== alpha ==
## main
module main(
    input clk,
    input rst,
    input btnl,
	 input btnd,
	 input btnr,
	 input btnp,
	 input [3:0] speed,
    output [7:0] led,
	 output [6:0] seg,
	 output [3:0] an
    );
localparam DB_BITS  = 10;    
localparam DIV_MAX  = 2999;  
localparam DIV_BITS = 12;
localparam SEG_BITS = 10;    
wire [3:0] bebida;
wire [3:0] total;
wire [3:0] cambio;
reg [3:0] display;
wire reset_wire; 
wire reset_contador_wire;
wire cobrar_wire;
wire cancel_wire; 
wire hundred_wire; 
wire five_hundred_wire;
wire [2:0] c_type;
wire [2:0] c_type_saved;
wire t_expired;
wire [2:0] ing_type;
wire [1:0] t_value;
wire on_temp;
wire start_timer;
wire ok;
assign led[1:0] = 2'b00;
Debouncer #(.CNT_BITS(DB_BITS)) coffee(
	.clk(clk),
	.rst(rst),
	.signal(speed[0]),
	.signal_state(bebida[0])
);
Debouncer #(.CNT_BITS(DB_BITS)) coffee_milk(
	.clk(clk),
	.rst(rst),
	.signal(speed[1]),
	.signal_state(bebida[1])
);
Debouncer #(.CNT_BITS(DB_BITS)) cappuc(
	.clk(clk),
	.rst(rst),
	.signal(speed[2]),
	.signal_state(bebida[2])
);
Debouncer #(.CNT_BITS(DB_BITS)) mocca(
	.clk(clk),
	.rst(rst),
	.signal(speed[3]),
	.signal_state(bebida[3])
);
Debouncer #(.CNT_BITS(DB_BITS)) cancel(
		.clk(clk),
	.rst(rst),
		.signal(btnd),
		.signal_state(cancel_wire)
);
Debouncer #(.CNT_BITS(DB_BITS)) reset(
		.clk(clk),
	.rst(rst),
		.signal(btnp),
		.signal_state(reset_wire)
);
Debouncer #(.CNT_BITS(DB_BITS)) hundred_coin(
		.clk(clk),
	.rst(rst),
		.signal(btnl),
		.signal_up(hundred_wire)
);
Debouncer #(.CNT_BITS(DB_BITS)) five_hundred_coin(
		.clk(clk),
	.rst(rst),
		.signal(btnr),
		.signal_up(five_hundred_wire)
);
SelectBebida selector(
	.switches(bebida),
	.c_type(c_type)
);
seven_segment #(.SEG_BITS(SEG_BITS)) seven_seg(
		.clk(clk),
	.rst(rst),
		.in(display),
		.seg(seg),
		.an(an)
);
Comparador comparador (
	.clk(clk),
	.rst(rst),
	.dinero(total),
	.c_type(c_type),
	.cambio(cambio),
	.ok(ok)
);
assign reset_contador_wire = cancel_wire||cobrar_wire;
Contador monedero(
		.clk(clk),
	.rst(rst),
		.one(hundred_wire),
		.five(five_hundred_wire),
		.reset(reset_contador_wire),
		.total(total)
);
temporizador #(.DIV_MAX(DIV_MAX), .DIV_BITS(DIV_BITS)) temp(
	.clk_100MHz(clk),
	.rst(rst),
	.value(t_value),
	.start_timer(start_timer),
	.t_expired(t_expired),	
	.reset(on_temp)
);
  ...
Size in the first run: ~940 cells after synthesis, ~29 I/O pins, roughly 8500 um^2 of cells after synthesis.
export LEC_CHECK = 0
export CAP_MARGIN = 20
export CELL_PAD_IN_SITES_GLOBAL_PLACEMENT = 2
export CORE_MARGIN = 2
export CORE_UTILIZATION = 45
export CTS_CLUSTER_DIAMETER = 143
export GPL_ROUTABILITY_DRIVEN = 0
export MIN_ROUTING_LAYER = met2
export PLACE_DENSITY_LB_ADDON = 0.04
export SLEW_MARGIN = 30
create_clock -name core_clock -period 4.45 [get_ports {clk}]
run.sh (not shown) runs the stock make flow with config.mk's settings and CLKGATE_MAP_FILE=.
alpha went all the way through synthesis, placement and routing and the layout is clean on timing, DRC and antenna.
[inputs] beta vs alpha
- clearing CELL_PAD_IN_SITES_GLOBAL_PLACEMENT, which used to be 2
- swapping 143 for 210 in CTS_CLUSTER_DIAMETER
- putting PLACE_DENSITY at 0.35 where nothing was set
- putting SETUP_SLACK_MARGIN at 0.67 where nothing was set
- clearing PLACE_DENSITY_LB_ADDON, which used to be 0.04
- swapping 30 for 20 in SLEW_MARGIN
- clearing GPL_ROUTABILITY_DRIVEN, which used to be 0
- swapping 45 for 72 in CORE_UTILIZATION
- clearing MIN_ROUTING_LAYER, which used to be met2
- swapping 4.45 for 2.34 in the clock period (ns, I/O delays scaled along)
Results
- Going from alpha to beta, post-detailed-route wirelength per cell grows by 50%.
- Compared to alpha, the routing of beta uses more wire.
- Taking beta over alpha, the filler cell count in the final layout ratio works out to 0.26.
- The flow completed for beta, but it is not clean: the layout still shows negative setup slack.
- Min register share of the cell area across alpha and beta: beta
### beta -> gamma
- PLACE_DENSITY_LB_ADDON: unset -> 0.0
- CTS_CLUSTER_SIZE: unset -> 10
- CTS_CLUSTER_DIAMETER: 210 -> 366
- SETUP_SLACK_MARGIN: 0.67 -> 0.7
- ABC_AREA: unset -> 1
- PLACE_DENSITY: 0.35 -> unset
- the clock period (ns, I/O delays scaled along): 2.34 -> 2.37
Results
The sole clean run among beta and gamma is gamma.
Mean post-synth cell area came out lower on gamma than on beta.
Looking only at total area of multi-input combinational cells, and setting everything else aside, the higher value of beta and gamma goes to beta.
On post-synth design cell area, gamma does worse than beta.
gamma vs beta on setup slack after placement: gamma is the higher one.
Compared gamma vs beta, and final critical-path setup slack is up in gamma.
Diff beta -> gamma: ratio of total power to cell area lower, highest clock frequency the design can meet higher, number of buffers on the longest clock path roughly the same, number of fill cells higher, total wire length lower.
Compare beta and gamma | total vias in the final route higher: beta
For delta, these inputs were changed with respect to gamma:
- changing CTS_CLUSTER_SIZE from 10 to 14
- changing CTS_CLUSTER_DIAMETER from 366 to 356
- changing PLACE_DENSITY_LB_ADDON from 0.0 to 0.06
- changing SETUP_SLACK_MARGIN from 0.7 to 0.28
- removing ABC_AREA (formerly 1)
- changing the clock period (ns, I/O delays scaled along) from 2.37 to 2.27
==> comparison <==
- delta: complete, dirty (negative setup slack)
- The estimated power of delta ends up lower than the estimate for gamma.
- The clock-pin transition on the worst setup and hold timing paths was comparable across gamma and delta.
- Clock share of power, gamma and delta: lower on delta
- Against gamma as the reference, delta delivers a higher time the final worst path needs with I/O delays and setup.
- Aoi/oai-family share of the synthesized area: higher on gamma
- For the combinational fraction of design power, delta came in 0.2 points lower than gamma did.
- Route | delta vs gamma | wire longer in delta
#### Input delta (epsilon over delta)
- swapping 0.28 for 0.16 in SETUP_SLACK_MARGIN
- clearing CTS_CLUSTER_SIZE, which used to be 14
- swapping 20 for 0 in SLEW_MARGIN
- putting CELL_PAD_IN_SITES_GLOBAL_PLACEMENT at 0 where nothing was set
- swapping 356 for 45 in CTS_CLUSTER_DIAMETER
- putting ABC_AREA at 0 where nothing was set
- putting CORE_ASPECT_RATIO at 1.02 where nothing was set
- putting MAX_ROUTING_LAYER at met4 where nothing was set
- swapping 20 for 30 in CAP_MARGIN
- swapping 0.06 for 0.19 in PLACE_DENSITY_LB_ADDON
### Flow results
- Of delta and epsilon, only epsilon finishes the flow clean.
- delta finished every stage; the final checks, however, were not passed, the failures being negative setup slack.
- | area of the mapped netlist | epsilon vs delta | ≈ equal |
- Final sum of negative setup slack ended up 0.013 ns higher on epsilon than on delta.
- Taking delta as the reference, in epsilon count of TritonRoute iterations in the first routing pass higher, hold slack down 0.026 ns, clock-buffer cell count +11, depth of the critical timing path with buffers and inverters included level, standby leakage power shows an increase of about 2.8%.
- delta reports its largest power group as sequential cells while epsilon reports clock.

Starting RTL as in the previous note.
Settings: LEC_CHECK=0, ABC_AREA=1, CAP_MARGIN=20, CORE_MARGIN=2, CORE_UTILIZATION=72, CTS_CLUSTER_DIAMETER=356, CTS_CLUSTER_SIZE=14, HOLD_SLACK_MARGIN=0.29, PLACE_DENSITY_LB_ADDON=0.06, SETUP_SLACK_MARGIN=0.28, SLEW_MARGIN=20; clock period 2.27 ns.
==> next run, changes <==
ABC_AREA = default   (was 1)
CTS_CLUSTER_DIAMETER = default   (was 356)
CTS_CLUSTER_SIZE = default   (was 14)
HOLD_SLACK_MARGIN = default   (was 0.29)
PLACE_DENSITY_LB_ADDON = default   (was 0.06)
SETUP_SLACK_MARGIN = -0.19   (was 0.28)
clock period = 2.34 ns   (was 2.27 ns; I/O delays follow)
Effect: The changed run produced a layout that fails on negative setup slack; sequential power came out lower by about 3%; cell count came out lower by 16%; count of clock-buffer cells in the layout came out higher by 9; utilization came out higher by 3.4 points; via count came out lower by 7.9%; power came out higher by 8.5%; non-clock buffer count came out higher by 18; area after synthesis came out lower by 3.3%.
==> next run, changes <==
CTS_CLUSTER_DIAMETER = 210   (was default)
CTS_CLUSTER_SIZE = 14   (was default)
HOLD_SLACK_MARGIN = 0.29   (was default)
PLACE_DENSITY_LB_ADDON = 0.27   (was default)
SETUP_SLACK_MARGIN = 0.4   (was -0.19)
After rerunning:
- With this change the flow went through all stages and came out clean
- final area came out higher by 0.97%
- clock power came out lower by 21%
- worst hold slack gets worse by 0.0075 ns
- clock skew came out higher by 0.0066 ns
==> next run, changes <==
CORE_UTILIZATION = 40   (was 72)
CTS_CLUSTER_DIAMETER = default   (was 210)
CTS_CLUSTER_SIZE = default   (was 14)
HOLD_SLACK_MARGIN = default   (was 0.29)
PLACE_DENSITY_LB_ADDON = default   (was 0.27)
SETUP_SLACK_MARGIN = default   (was 0.4)
clock period = 4.05 ns   (was 2.34 ns; I/O delays follow)
Result: The new run passed the timing, DRC and antenna checks. Core utilization decreases by 39 points. Die size increases by well over a third. Critical path depth decreases by 2. Setup slack gets better by 1.4 ns.
==> next run, changes <==
ABC_AREA = 1   (was default)
CORE_UTILIZATION = 70   (was 40)
CTS_CLUSTER_SIZE = 90   (was default)
SETUP_SLACK_MARGIN = 0.6   (was default)
clock period = 2.31 ns   (was 4.05 ns; I/O delays follow)
Outcome: The changed run finished with timing, DRC and antenna clean. Routed wire length is higher by 7.1%. Worst hold slack is worse by 0.18 ns. Global-route usage went up by 10 points. Power is higher by 65%. Maximum frequency rose by about 40%. Area after synthesis went up by 3.4%.
==> next run, changes <==
ABC_AREA = default   (was 1)
CORE_UTILIZATION = 40   (was 70)
CTS_CLUSTER_SIZE = default   (was 90)
SETUP_SLACK_MARGIN = default   (was 0.6)
clock period = 3.49 ns   (was 2.31 ns; I/O delays follow)
After rerunning: Routed wire length fell by 7.6%; combinational power fell by 48%; worst setup slack gains 0.50 ns; sequential power fell by 34%.

== job 101 ==
Starting RTL as in the previous note.
export LEC_CHECK = 0
export CAP_MARGIN = 20
export CELL_PAD_IN_SITES_DETAIL_PLACEMENT = 0
export CORE_ASPECT_RATIO = 0.51
export CORE_MARGIN = 6
export CORE_UTILIZATION = 40
export CTS_CLUSTER_DIAMETER = 50
export CTS_CLUSTER_SIZE = 38
export GPL_ROUTABILITY_DRIVEN = 0
export GPL_TIMING_DRIVEN = 0
export MAX_ROUTING_LAYER = met5
export MIN_ROUTING_LAYER = met2
export PLACE_DENSITY = 0.6
export SLEW_MARGIN = 0
export TNS_END_PERCENT = 5
create_clock -name core_clock -period 4.16 [get_ports {clk}]
Job 101 finished all stages; the layout is clean.
What job 102 does differently from job 101 at the input level:
- GPL_ROUTABILITY_DRIVEN no longer set, was 0
- PLACE_DENSITY_LB_ADDON now 0.26, previously not set
- SLEW_MARGIN now 20, was 0
- CELL_PAD_IN_SITES_DETAIL_PLACEMENT now 1, was 0
- PLACE_DENSITY no longer set, was 0.6
- GPL_TIMING_DRIVEN no longer set, was 0
- the clock period (ns, I/O delays scaled along) now 10.0, was 4.16
Results
The first-pass GRT wire length in job 102 sits 3600 µm above the value recorded for job 101.
As far as count of maximum capacitance violations goes, job 101 and job 102 are indistinguishable; the numbers are identical.
From job 101 to job 102 the numbers moved as follows: final total power shrank by about 60%, mean routed wirelength per cell grew by 15%.
Summary: with job 101 as the reference, post-route cell area in job 102 moved down slightly.
Compared with job 101, job 102 shows maximum vdd drop that has gone down by more than half.
Per the comparison of job 102 with job 101, relative area change from synthesis to final layout dropped 1.6 points, number of violations reported at the end of detailed-routing iteration 0 fell 5.0%, layout net count lost 2.4%.
Compared with job 101, job 102 shows a higher met2 track demand over resource in global routing.
Job 101 vs job 102, origin of the worst setup path: cappuc.signal_state vs rst
Inputs modified between job 102 and job 103:
- CORE_MARGIN now 2, was 6
- CORE_ASPECT_RATIO now 1.02, was 0.51
- PLACE_DENSITY_LB_ADDON no longer set, was 0.26
- CELL_PAD_IN_SITES_DETAIL_PLACEMENT no longer set, was 1
- CTS_CLUSTER_DIAMETER now 386, was 50
- MIN_ROUTING_LAYER no longer set, was met2
- CORE_UTILIZATION now 56, was 40
- CELL_PAD_IN_SITES_GLOBAL_PLACEMENT now 2, previously not set
- CTS_CLUSTER_SIZE now 62, was 38
- TNS_END_PERCENT no longer set, was 5
- SETUP_SLACK_MARGIN now -0.89, previously not set
- PLACE_DENSITY now 0.35, previously not set
- MAX_ROUTING_LAYER no longer set, was met5
Notes after the runs:
Summary of the comparison: core utilization at floorplan is higher in job 103, relative to job 102. Stage in which a tool error killed job 103: global placement without I/O. Delta (job 103 minus job 102): average footprint of a synthesized cell about even; area of the die went down 8900 µm²; fraction of the mapped netlist area in simple logic gates held steady; row count rose by 22%. Of job 103 and job 102, it is job 103 that has the higher height of the chip.
Modified inputs, job 104 compared to job 103
- a change of CORE_UTILIZATION from 56 to 72
- a deleted CELL_PAD_IN_SITES_GLOBAL_PLACEMENT that had been 2
- a change of CTS_CLUSTER_SIZE from 62 to 90
- an added ABC_AREA of 1
- a change of SETUP_SLACK_MARGIN from -0.89 to 0.6
- a deleted CORE_ASPECT_RATIO that had been 1.02
- a deleted CTS_CLUSTER_DIAMETER that had been 386
- a change of the clock period (ns, I/O delays scaled along) from 10.0 to 2.25
Notes after the runs:
Synthesized area in job 104 is 290 µm² higher than in job 103
Per the comparison of job 104 with job 103, post-synthesis area per instance went down 17%, yosys stat chip area went up 3.4%, synthesized cell count went up 24%, multiplexer share of the synthesized area went down 0.48 points.
Taking job 104 as 1.0, job 103 lands at 1.2 on die size.
Across job 103 and job 104, a clean result was obtained everywhere but in job 103.

main again, from the RTL that the note above started with.
## main
module main(
    input clk,
    input rst,
    input btnl,
	 input btnd,
	 input btnr,
	 input btnp,
	 input [3:0] speed,
    output [7:0] led,
	 output [6:0] seg,
	 output [3:0] an
    );
Settings: LEC_CHECK=0, CAP_MARGIN=20, CELL_PAD_IN_SITES_DETAIL_PLACEMENT=1, CORE_ASPECT_RATIO=0.51, CORE_MARGIN=5, CORE_UTILIZATION=40, SLEW_MARGIN=20; clock period 10.0 ns.
The first run finished clean.
Edit:
Settings changed: CELL_PAD_IN_SITES_DETAIL_PLACEMENT 1 to default, CORE_ASPECT_RATIO 0.51 to default, CORE_MARGIN 5 to 2, CORE_UTILIZATION 40 to 30.
Clock period 10.0 ns to 4.05 ns, I/O delays scaled along.
The changed run produced a clean layout.
Sequential power grows by 150%.
Cell count grows by 8.5%.
Critical path depth grows by 2.
Clock-buffer cell count grows by 4.
Hold slack gets worse by 0.0090 ns.
Non-clock buffer count grows by 1.
Wire length shrinks by 18%.
Setup slack gets worse by 4.7 ns.
Sequential cell count does not change.
First-iteration DRC count grows by 26%.
Edit:
Settings changed: ABC_AREA from default to 1, CORE_UTILIZATION 30 to 72, CTS_CLUSTER_DIAMETER from default to 366, CTS_CLUSTER_SIZE from default to 10, SETUP_SLACK_MARGIN from default to 0.7.
Clock period 4.05 ns to 2.37 ns, I/O delays scaled along.
=> Sequential power climbs by 71%. Count of clock-buffer cells in the layout drops by 5. Critical path depth climbs by 4. Utilization climbs by 48 points. Setup slack got worse by 0.96 ns. Total power climbs by 66%. Routed wire length climbs by 5.4%. First-iteration DRC count drops by 4.0%.
Edit:
Settings changed: ABC_AREA 1 to default, CTS_CLUSTER_DIAMETER 366 to 210, CTS_CLUSTER_SIZE 10 to default, PLACE_DENSITY_LB_ADDON from default to 0.27, SETUP_SLACK_MARGIN 0.7 to 0.2.
Clock period 2.37 ns to 2.34 ns, I/O delays scaled along.
Setup slack is worse by 0.37 ns.
Utilization goes up by 2.8 points.
Power climbs by 5.3%.
Edit:
Settings changed: ABC_AREA from default to 1, CORE_ASPECT_RATIO from default to 0.89, CTS_CLUSTER_DIAMETER 210 to default, CTS_CLUSTER_SIZE from default to 90, HOLD_SLACK_MARGIN from default to 0.29, PLACE_DENSITY from default to 0.35, PLACE_DENSITY_LB_ADDON 0.27 to default, SETUP_SLACK_MARGIN 0.2 to 0.6.
Clock period 2.34 ns to 2.25 ns, I/O delays scaled along.
The new run ran to the end with no violations; final cell count is higher by about a fifth; synthesized cell count went up by a quarter to a third; worst hold slack got worse by 0.074 ns; final area increases by a few percent; register-to-register slack improved by 0.26 ns; wire length goes down by roughly a tenth; power went down slightly; clock skew goes down by 0.0032 ns; combinational power went up by a quarter to a third; fmax increases by about a fifth; core utilization falls by 2.0 points.
Edit:
Settings changed: ABC_AREA 1 to 0, CAP_MARGIN 20 to 30, CELL_PAD_IN_SITES_GLOBAL_PLACEMENT from default to 0, CORE_ASPECT_RATIO 0.89 to 1.15, CTS_CLUSTER_DIAMETER from default to 183, CTS_CLUSTER_SIZE 90 to 14, HOLD_SLACK_MARGIN 0.29 to default, MAX_ROUTING_LAYER from default to met4, PLACE_DENSITY 0.35 to default, PLACE_DENSITY_LB_ADDON from default to 0.19, SETUP_SLACK_MARGIN 0.6 to default, SLEW_MARGIN 20 to 40.
=>
- Now the flow finished but fails on negative setup slack
- flip-flop count stays the same
- synthesized cell count is lower by 20%
- sequential share of layout area is higher by 2.2 points
- final area is lower by 5.6%
- non-clock buffer count is higher by 5
Power figures rest on the tool's default switching activity, not on a simulated workload.
